== job 104 ==
## system_top
module system_top (
    input  wire         clk, 
    input  wire         rst,
    input  wire         rx,
    output wire         tx,
    input  wire         miso,
    output wire         sclk,
    output wire         mosi,
    output wire         cs_n,
    output wire         nrst_pd,
    output wire [4:0]   pwm_servos,  
    input  wire [4:0]   input_ir,
	output wire [4:0] led_busy,
	output wire         led1, led2
);
Size: about 980 flip-flops, roughly 44000 µm² of cells after synthesis.
clock: 3.52 ns
lec_check: 0
cap_margin: 10
cell_pad_in_sites_detail_placement: 0
cell_pad_in_sites_global_placement: 3
core_margin: 10
core_utilization: 65
cts_cluster_diameter: 284
cts_cluster_size: 44
gpl_routability_driven: 0
gpl_timing_driven: 1
max_routing_layer: met4
min_routing_layer: met2
place_density_lb_addon: 0.09
slew_margin: 20
run.sh (not shown) runs the stock make flow with config.mk's settings and CLKGATE_MAP_FILE=.
Job 104: it failed during global placement without I/O (3_1_place_gp_skip_io), and the tool reported FLW-0024.
diff inputs: job 104 => job 101
Settings: clearing CTS_CLUSTER_SIZE, which used to be 44; clearing GPL_TIMING_DRIVEN, which used to be 1; clearing CTS_CLUSTER_DIAMETER, which used to be 284; clearing CELL_PAD_IN_SITES_GLOBAL_PLACEMENT, which used to be 3; swapping 10 for 2 in CORE_MARGIN; swapping 65 for 40 in CORE_UTILIZATION; swapping 10 for 20 in CAP_MARGIN; clearing MIN_ROUTING_LAYER, which used to be met2; clearing GPL_ROUTABILITY_DRIVEN, which used to be 0; clearing CELL_PAD_IN_SITES_DETAIL_PLACEMENT, which used to be 0; clearing PLACE_DENSITY_LB_ADDON, which used to be 0.09; clearing MAX_ROUTING_LAYER, which used to be met4; swapping 3.52 for 8.0 in the clock period (ns, I/O delays scaled along).
Results
Post-synthesis register bit count: job 104 vs job 101 — no meaningful difference. Comparing job 104 against job 101, there is no change at all in synthesized area. Sequential cell area fraction in the yosys report came out exactly the same in job 101 and job 104. Looking at the reports, job 101 completed the entire flow and the layout it produced met the timing, design-rule and antenna checks. Core area, job 101 and job 104: smaller value in job 104. [compare] base=job 104 new=job 101: share of synthesized area spent on multiplexers comparable; number of cell rows now larger. Compare job 101 and job 104 | die span in y higher: job 101. Job 101 ended with more chip footprint than job 104.

system_top again, from the RTL that the note above started with.
## system_top
module system_top (
    input  wire         clk, 
    input  wire         rst,
    input  wire         rx,
    output wire         tx,
    input  wire         miso,
    output wire         sclk,
    output wire         mosi,
    output wire         cs_n,
    output wire         nrst_pd,
    output wire [4:0]   pwm_servos,  
    input  wire [4:0]   input_ir,
	output wire [4:0] led_busy,
	output wire         led1, led2
);
    wire [31:0] UID;
    wire        card_OK;
    wire [4:0] disp_start;
    wire [3:0] s_count [0:4];   
    wire [4:0] busy_servo;
    wire dispensing_active = |busy_servo;
    assign led2     = dispensing_active;
	assign led_busy = busy_servo;
    rc522 rfid_inst (
        .clk            (clk),
        .rst            (rst),
        .miso           (miso),
        .sclk           (sclk),
        .mosi           (mosi),
        .cs_n           (cs_n),
        .nrst_pd        (nrst_pd),
        .UID            (UID),
        .card_OK        (card_OK)
    );
    wire [3:0] count_A, count_B, count_C, count_D, count_E;
    assign s_count[0] = count_A;
    assign s_count[1] = count_B;
    assign s_count[2] = count_C;
    assign s_count[3] = count_D;
    assign s_count[4] = count_E;
    uart_controller comm_inst(
        .clk            (clk),
        .rst            (rst),
        .rx             (rx),
        .tx             (tx),
        .led1           (led1),
        .UID            (UID),
        .card_OK        (card_OK),
        .ir_status      (input_ir),
        .dispensing_active  (dispensing_active),
        .dispenser_start    (disp_start),
        .count_A        (count_A),
        .count_B        (count_B),
        .count_C        (count_C),
        .count_D        (count_D),
        .count_E        (count_E)
    );
    genvar i;
    generate
        for (i = 1; i < 5; i = i + 1) begin: servo_dispensers
            servo_fsm_unit servo_inst1(
                .clk            (clk),
                .rst            (rst),
                .start_trigger  (disp_start[i]),
  ...
clock: 8.0 ns
lec_check: 0
abc_area: 1
cap_margin: 20
cell_pad_in_sites_detail_placement: 2
cell_pad_in_sites_global_placement: 1
core_margin: 2
core_utilization: 40
cts_cluster_size: 25
slew_margin: 20
The baseline went through all stages and came out clean.
Next try:
Settings changed: ABC_AREA 1 to default, CELL_PAD_IN_SITES_DETAIL_PLACEMENT 2 to default, CELL_PAD_IN_SITES_GLOBAL_PLACEMENT 1 to default, CTS_CLUSTER_SIZE 25 to default.
Clock period 8.0 ns to 3.2 ns, I/O delays scaled along.
What happened:
- count of clock-buffer cells in the layout is lower by 18
- sequential power increases by well over a third
- non-clock buffer count grows by 153
- worst setup slack loses 3500 ps
Next try:
Settings changed: CELL_PAD_IN_SITES_GLOBAL_PLACEMENT from default to 1, CTS_CLUSTER_SIZE from default to 25.
Clock period 3.2 ns to 8.0 ns, I/O delays scaled along.
Result:
- final area came out lower by 1.8%
- hold slack gains 61 ps
- power came out lower by 58%
- via count fell by 2.5%
- sequential cell count does not change
- core utilization falls by 0.85 points
- routed wire length grows by 2.6%
- first-iteration DRC count shrinks by 16%
- non-clock buffer count decreases by 144
Next try:
Settings changed: CELL_PAD_IN_SITES_GLOBAL_PLACEMENT 1 to default, CORE_UTILIZATION 40 to 17, CTS_CLUSTER_SIZE 25 to default.
Clock period 8.0 ns to 4.8 ns, I/O delays scaled along.
What happened:
- The new run produced a clean layout
- power grows by 58%
- sequential share of layout area came out lower by 2.0 points
- clock power came out higher by 49%
- worst setup slack got worse by 2400 ps
- clock-buffer cell count came out lower by 12
- synthesized cell count stays the same
- clock skew rose by 26 ps
- cell area increases by 4.1%
- synthesized area does not change
Next try:
Settings changed: CORE_UTILIZATION 17 to 72, PLACE_DENSITY_LB_ADDON from default to 0.01, SETUP_SLACK_MARGIN from default to 1.0.
Clock period 4.8 ns to 3.58 ns, I/O delays scaled along.
Effect: The changed run completed without violations. Area after synthesis stays the same. Design area decreases slightly. Clock power increases by a quarter to a third. Flip-flop count stays the same. Via count increases by roughly a tenth. Count of clock-buffer cells in the layout increases by 6. Clock skew decreases by 21 ps.
Next try:
Settings changed: CTS_CLUSTER_DIAMETER from default to 359, SETUP_SLACK_MARGIN 1.0 to -0.23.
Clock period 3.58 ns to 2.67 ns, I/O delays scaled along.
=>
- With this change the flow reached the layout checks and failed them: negative setup slack
- via count goes down by about 1.2%
- global-route usage hardly moves
- non-clock buffer count goes up by 109

Setup of run 1:
Starting RTL as in the previous note.
==> flow/config.mk <==
export PLATFORM = sky130hd
export DESIGN_NAME = system_top
export DESIGN_NICKNAME = system_top
export VERILOG_FILES = /design/flow/design.v
export SDC_FILE = /design/flow/constraint.sdc
export NUM_CORES = 4
export LEC_CHECK = 0
export ABC_AREA = 1
export CAP_MARGIN = 5
export CORE_MARGIN = 2
export CORE_UTILIZATION = 72
export CTS_CLUSTER_SIZE = 72
export HOLD_SLACK_MARGIN = 0.29
export PLACE_DENSITY = 0.63
export SLEW_MARGIN = 20
==> flow/constraint.sdc <==
create_clock -name core_clock -period 2.67 [get_ports {clk}]
set_input_delay 0.5340 -clock core_clock [delete_from_list [all_inputs] [get_ports {clk}]]
set_output_delay 0.5340 -clock core_clock [all_outputs]
set_load 0.01 [all_outputs]
Run 1 finished all stages; however, its layout fails the closing checks, the failures being negative setup slack.
diff inputs: run 1 => run 2
# run 1
export LEC_CHECK = 0
export ABC_AREA = 1
export CAP_MARGIN = 5
export CORE_MARGIN = 2
export CORE_UTILIZATION = 72
export CTS_CLUSTER_SIZE = 72
export HOLD_SLACK_MARGIN = 0.29
export PLACE_DENSITY = 0.63
export SLEW_MARGIN = 20
create_clock -name core_clock -period 2.67 [get_ports {clk}]
# run 2
export LEC_CHECK = 0
export ABC_AREA = 0
export CAP_MARGIN = 5
export CORE_MARGIN = 2
export CORE_UTILIZATION = 72
export CTS_CLUSTER_SIZE = 72
export HOLD_SLACK_MARGIN = -0.1
export PLACE_DENSITY = 0.35
export SETUP_SLACK_MARGIN = 0.75
export SLEW_MARGIN = 20
create_clock -name core_clock -period 2.71 [get_ports {clk}]
## What came out
| run 1 | all stages done | FAIL | negative setup slack |
Run 2: complete, dirty (negative setup slack)
The pin count of the biggest net entering global routing in run 2 sits 58 below the value recorded for run 1.
Diode insertion count for antenna repair for run 2 is higher than for run 1.
Looking only at final cell count without fillers, and setting everything else aside, the lower value of run 2 and run 1 goes to run 2.
Going from run 1 to run 2, final critical-path required period up 680 ps, count of clock-buffer cells in the layout down 5.3%, number of cells on the worst hold path up 1.
On combinational power, run 2 and run 1 are neck and neck.
Run 2 vs run 1: area figure in the yosys stat output down slightly
Run 1 -> run 2: total power flat
Die boundary width, run 2 and run 1, lower one = run 2.
The following lists how run 3 was set up differently from run 2:
# run 2
export LEC_CHECK = 0
export ABC_AREA = 0
export CAP_MARGIN = 5
export CORE_MARGIN = 2
export CORE_UTILIZATION = 72
export CTS_CLUSTER_SIZE = 72
export HOLD_SLACK_MARGIN = -0.1
export PLACE_DENSITY = 0.35
export SETUP_SLACK_MARGIN = 0.75
export SLEW_MARGIN = 20
create_clock -name core_clock -period 2.71 [get_ports {clk}]
# run 3
export LEC_CHECK = 0
export ABC_AREA = 1
export CAP_MARGIN = 5
export CORE_MARGIN = 2
export CORE_UTILIZATION = 72
export CTS_CLUSTER_SIZE = 72
export HOLD_SLACK_MARGIN = 0.29
export SLEW_MARGIN = 20
create_clock -name core_clock -period 2.71 [get_ports {clk}]
Findings:
Completing all stages was not enough for run 3: its layout failed the final checks because of negative setup slack.
Flip-flop count came out exactly the same in run 2 and run 3.
The per-cell routed wire length in run 2 is 1.5 times that in run 3.
Post-synthesis mux area share: lower on run 3
Taking run 2 as the reference, in run 3 worst hold slack up 73 ps; final non-filler cell area down 4.5%; depth of the worst register-to-register path up 1; met3 layer usage reported by global route down 0.89 points; fraction of the cycle the final worst path needs down 23 points.
Between run 2 and run 3, number of antenna violations at the first check in global routing decreased.
## Diff of input files: run 4 against run 3
# run 3
export LEC_CHECK = 0
export ABC_AREA = 1
export CAP_MARGIN = 5
export CORE_MARGIN = 2
export CORE_UTILIZATION = 72
export CTS_CLUSTER_SIZE = 72
export HOLD_SLACK_MARGIN = 0.29
export SLEW_MARGIN = 20
create_clock -name core_clock -period 2.71 [get_ports {clk}]
# run 4
export LEC_CHECK = 0
export ABC_AREA = 0
export CAP_MARGIN = 5
export CORE_MARGIN = 2
export CORE_UTILIZATION = 70
export CTS_CLUSTER_DIAMETER = 397
export SETUP_SLACK_MARGIN = -0.26
export SLEW_MARGIN = 20
create_clock -name core_clock -period 2.71 [get_ports {clk}]
Findings:
Run 4 completed end to end; final checks failed (negative setup slack). Diff run 4 and run 3: area fraction in xor and xnor cells lower in run 3. Run 4 vs. run 3: stage delay of the slowest cell on the critical path climbed 120 ps, worst setup slack before clock tree synthesis moved down, number of vias in the routed layout lost 2,965, non-clock buffer count went up by 16%, number of cell instances on the worst register-to-register path down 3. Reported net switching power in run 4 vs run 3: down 1.7%.
diff inputs: run 4 => run 5
# run 4
export LEC_CHECK = 0
export ABC_AREA = 0
export CAP_MARGIN = 5
export CORE_MARGIN = 2
export CORE_UTILIZATION = 70
export CTS_CLUSTER_DIAMETER = 397
export SETUP_SLACK_MARGIN = -0.26
export SLEW_MARGIN = 20
create_clock -name core_clock -period 2.71 [get_ports {clk}]
# run 5
export LEC_CHECK = 0
export ABC_AREA = 1
export CAP_MARGIN = 5
export CORE_MARGIN = 2
export CORE_UTILIZATION = 72
export CTS_CLUSTER_SIZE = 72
export HOLD_SLACK_MARGIN = 0.28
export PLACE_DENSITY_LB_ADDON = 0.01
export SETUP_SLACK_MARGIN = 0.77
export SLEW_MARGIN = 20
create_clock -name core_clock -period 2.71 [get_ports {clk}]
==> results <==
To summarise run 5: no stage aborted, but the layout did not pass its checks, failing on negative setup slack.
met4 as the uppermost layer routed was reported by run 4, and met5 by run 5.
Compared with run 4, in run 5 maximum frequency from static timing analysis decreased by 14 MHz relative to the old numbers, maximum number of pins on one net before global-route repair decreased by 4 relative to the old numbers.
Run 4 consumes more power than run 5.
In the tables for run 4 and run 5, sequential share of layout area reads lower with run 5.
Endpoint of the worst setup timing path = comm_inst.handler.rx_buf[1][7]: run 5; endpoint of the worst setup timing path = comm_inst.handler.tx_buf[3][1]: run 4
Diff run 4 -> run 5: vertical die dimension decreased about 0.65%, area of the core region decreased 0.55%, multi-input logic cell count increased 399, clock power decreased about 7%, fraction of area in multi-input gates decreased 0.56 points.
Against run 4 as the reference, run 5 delivers a higher total routed wire length on the met1 layer.
Power figures rest on the tool's default switching activity, not on a simulated workload.
